// DMAC
module DMAC #(
    parameter AXI_ID_WD   = 2,
    parameter AXI_DATA_WD = 32,
    parameter AXI_ADDR_WD = 32,
    parameter AXI_STRB_WD = 4
)(
    input                      AXI_ACLK,
    input                      AXI_ARESETN,    
    input                      cmd_valid,
    input  [AXI_ADDR_WD-1 : 0] cmd_addr,
    input  [AXI_ID_WD-1   : 0] cmd_id,
    input  [1 : 0]             cmd_burst,
    input  [2 : 0]             cmd_size,
    input  [AXI_ADDR_WD-1 : 0] cmd_len,
    output                     cmd_ready,
    output                     cmd_abort,
    output [AXI_ADDR_WD-1 : 0] AXI_AWADDR,
    output [AXI_ID_WD-1   : 0] AXI_AWID,
    output [1 : 0]             AXI_AWBURST,
    output [2 : 0]             AXI_AWSIZE,
    output [7 : 0]             AXI_AWLEN,
    output                     AXI_AWVALID,
    input                      AXI_AWREADY,
    output [AXI_DATA_WD-1 : 0] AXI_WDATA,
    output [AXI_STRB_WD-1 : 0] AXI_WSTRB,
    output                     AXI_WLAST,
    output                     AXI_WVALID,
    input                      AXI_WREADY,
    input  [AXI_ID_WD-1   : 0] AXI_BID,
    input  [1 : 0]             AXI_BRESP,
    input                      AXI_BVALID,
    output                     AXI_BREADY,
    output [AXI_ADDR_WD-1 : 0] AXI_ARADDR,
    output [AXI_ID_WD-1   : 0] AXI_ARID,
    output [1 : 0]             AXI_ARBURST,
    output [2 : 0]             AXI_ARSIZE,
    output [7 : 0]             AXI_ARLEN,
    output                     AXI_ARVALID,
    input                      AXI_ARREADY,
    input  [AXI_DATA_WD-1 : 0] AXI_RDATA,
    input                      AXI_RLAST,
    input  [AXI_ID_WD-1   : 0] AXI_RID,
    input  [1 : 0]             AXI_RRESP,
    input                      AXI_RVALID,
    output                     AXI_RREADY
);
clock: 2.94 ns
lec_check: 0
cap_margin: 20
core_margin: 2
core_utilization: 67
cts_cluster_diameter: 357
cts_cluster_size: 15
setup_slack_margin: -0.3
slew_margin: 20
tns_end_percent: 5
run.sh (not shown) runs the stock make flow with config.mk's settings and CLKGATE_MAP_FILE=.
The first run ran to the end with violations: negative setup slack.
Change:
CORE_UTILIZATION = 63   (was 67)
CTS_CLUSTER_DIAMETER = not set   (was 357)
CTS_CLUSTER_SIZE = 93   (was 15)
SETUP_SLACK_MARGIN = not set   (was -0.3)
TNS_END_PERCENT = not set   (was 5)
clock period = 5.63 ns   (was 2.94 ns; I/O delays follow)
Result: The changed run finished clean. Flip-flop count does not change. Total power decreases by about 46%. Core utilization decreases by 9.2 points. Clock skew decreases by 0.0039 ns. Combinational power decreases by 58%. Worst setup slack gains 1.9 ns. Area after synthesis is unchanged. Cell area decreases by about 5%. Sequential share of layout area increases by 1.9 points. Non-clock buffer count decreases by 196. Critical path depth increases by 4.
Change:
ABC_AREA = 1   (was not set)
CORE_UTILIZATION = 72   (was 63)
CTS_CLUSTER_DIAMETER = 330   (was not set)
PLACE_DENSITY = 0.38   (was not set)
clock period = 2.63 ns   (was 5.63 ns; I/O delays follow)
Result: Now the flow aborted during global routing (5_1_grt), error GRT-0232. Synthesized cell count grows by well over a third. Synthesized area increases by roughly a tenth. Die size fell by a few percent.

---

Setup of run 1:
DMAC again, from the RTL that the note above started with.
export LEC_CHECK = 0
export ABC_AREA = 1
export CAP_MARGIN = 40
export CORE_MARGIN = 2
export CORE_UTILIZATION = 70
export CTS_CLUSTER_DIAMETER = 30
export CTS_CLUSTER_SIZE = 58
export HOLD_SLACK_MARGIN = 0.3
export MAX_ROUTING_LAYER = met5
export MIN_ROUTING_LAYER = met1
export PLACE_DENSITY_LB_ADDON = 0.28
export SETUP_SLACK_MARGIN = -0.14
export SLEW_MARGIN = 20
export TNS_END_PERCENT = 80
create_clock -name core_clock -period 2.85 [get_ports {AXI_ACLK}]
Run 1 is listed as incomplete: the tool reported an error in global routing and the run ended there.
For run 2, these inputs were changed with respect to run 1:
- PLACE_DENSITY_LB_ADDON no longer set, was 0.28
- CTS_CLUSTER_SIZE no longer set, was 58
- MIN_ROUTING_LAYER no longer set, was met1
- ABC_AREA no longer set, was 1
- HOLD_SLACK_MARGIN no longer set, was 0.3
- CTS_CLUSTER_DIAMETER no longer set, was 30
- SETUP_SLACK_MARGIN no longer set, was -0.14
- CORE_UTILIZATION now 40, was 70
- CAP_MARGIN now 20, was 40
- MAX_ROUTING_LAYER no longer set, was met5
- TNS_END_PERCENT no longer set, was 80
- the clock period (ns, I/O delays scaled along) now 3.97, was 2.85
### Flow results
The final layout from run 2, which completed every stage, passed the timing, design-rule and antenna checks at the end of the flow.
In the flow results for run 1 and run 2, the number of core rows is smaller on run 1.
Of run 1 and run 2, run 2 shows the lower placer's final routability congestion estimate, with run 1 above it.
Lower compound-cell area share of the yosys netlist goes to run 2 over run 1.
Against run 1, run 2 reports a worst setup slack before clock tree synthesis that is higher.
Synthesized-area fraction occupied by xor and xnor cells, run 1 and run 2: higher on run 2
Distinct cell type count of the synthesized netlist (higher): run 2
Against run 1, run 2 reports a post-CTS resize count that is lower.
Run 2 reports a lower post-synthesis net count than run 1 does.
Diff run 1 -> run 2 | area of the synthesized netlist per yosys stat | down by more than 10%
Against run 1, run 2 reports a die height that is higher.
Compared with run 1, run 2 shows a higher die size.

---

Starting RTL as in the previous note.
export LEC_CHECK = 0
export ABC_AREA = 1
export CAP_MARGIN = 0
export CELL_PAD_IN_SITES_GLOBAL_PLACEMENT = 1
export CORE_MARGIN = 2
export CORE_UTILIZATION = 72
export CTS_CLUSTER_DIAMETER = 360
export CTS_CLUSTER_SIZE = 77
export HOLD_SLACK_MARGIN = 0.29
export MAX_ROUTING_LAYER = met5
export MIN_ROUTING_LAYER = met1
export PLACE_DENSITY_LB_ADDON = 0.0
export SETUP_SLACK_MARGIN = -0.08
export SLEW_MARGIN = 20
export TNS_END_PERCENT = 80
create_clock -name core_clock -period 1.64 [get_ports {AXI_ACLK}]
The first run never finished: it broke off in global placement without I/O (3_1_place_gp_skip_io) on FLW-0024.
Edit:
==> flow/config.mk (replaced) <==
export PLATFORM = sky130hd
export DESIGN_NAME = DMAC
export DESIGN_NICKNAME = DMAC
export VERILOG_FILES = /design/flow/design.v
export SDC_FILE = /design/flow/constraint.sdc
export NUM_CORES = 4
export LEC_CHECK = 0
export CAP_MARGIN = 20
export CORE_MARGIN = 2
export CORE_UTILIZATION = 72
export SLEW_MARGIN = 20
==> flow/constraint.sdc (replaced) <==
create_clock -name core_clock -period 4.73 [get_ports {AXI_ACLK}]
set_input_delay 0.9460 -clock core_clock [delete_from_list [all_inputs] [get_ports {AXI_ACLK}]]
set_output_delay 0.9460 -clock core_clock [all_outputs]
set_load 0.01 [all_outputs]
Outcome: With this change the flow produced a clean layout; area after synthesis falls by about 10%; die size goes down by about 10%; synthesized cell count decreases by about 30%.
Edit:
--- a/flow/config.mk
+++ b/flow/config.mk
@@ -9,3 +9,3 @@
 export CORE_MARGIN = 2
-export CORE_UTILIZATION = 72
+export CORE_UTILIZATION = 40
 export SLEW_MARGIN = 20
After rerunning: The changed run finished with timing, DRC and antenna clean. Critical path depth went up by 1. Cell area went up slightly. First-iteration DRC count went down by a quarter to a third. Register-to-register slack improved by 0.14 ns. Total power hardly moves. Via count went down by a few percent. Sequential share of layout area went down by 0.68 points. Synthesized cell count does not change.
Edit:
--- a/flow/config.mk
+++ b/flow/config.mk
@@ -8,4 +8,5 @@
 export CAP_MARGIN = 20
+export CELL_PAD_IN_SITES_DETAIL_PLACEMENT = 1
 export CORE_MARGIN = 2
-export CORE_UTILIZATION = 40
+export CORE_UTILIZATION = 32
 export SLEW_MARGIN = 20
==> flow/constraint.sdc (replaced) <==
create_clock -name core_clock -period 6.5 [get_ports {AXI_ACLK}]
set_input_delay 1.3000 -clock core_clock [delete_from_list [all_inputs] [get_ports {AXI_ACLK}]]
set_output_delay 1.3000 -clock core_clock [all_outputs]
set_load 0.01 [all_outputs]
Outcome:
- The new run completed with no timing, DRC or antenna violations
- hold slack stays flat
- clock power shrinks by 21%
- global-route usage shrinks by 2.0 points
Power figures rest on the tool's default switching activity, not on a simulated workload.
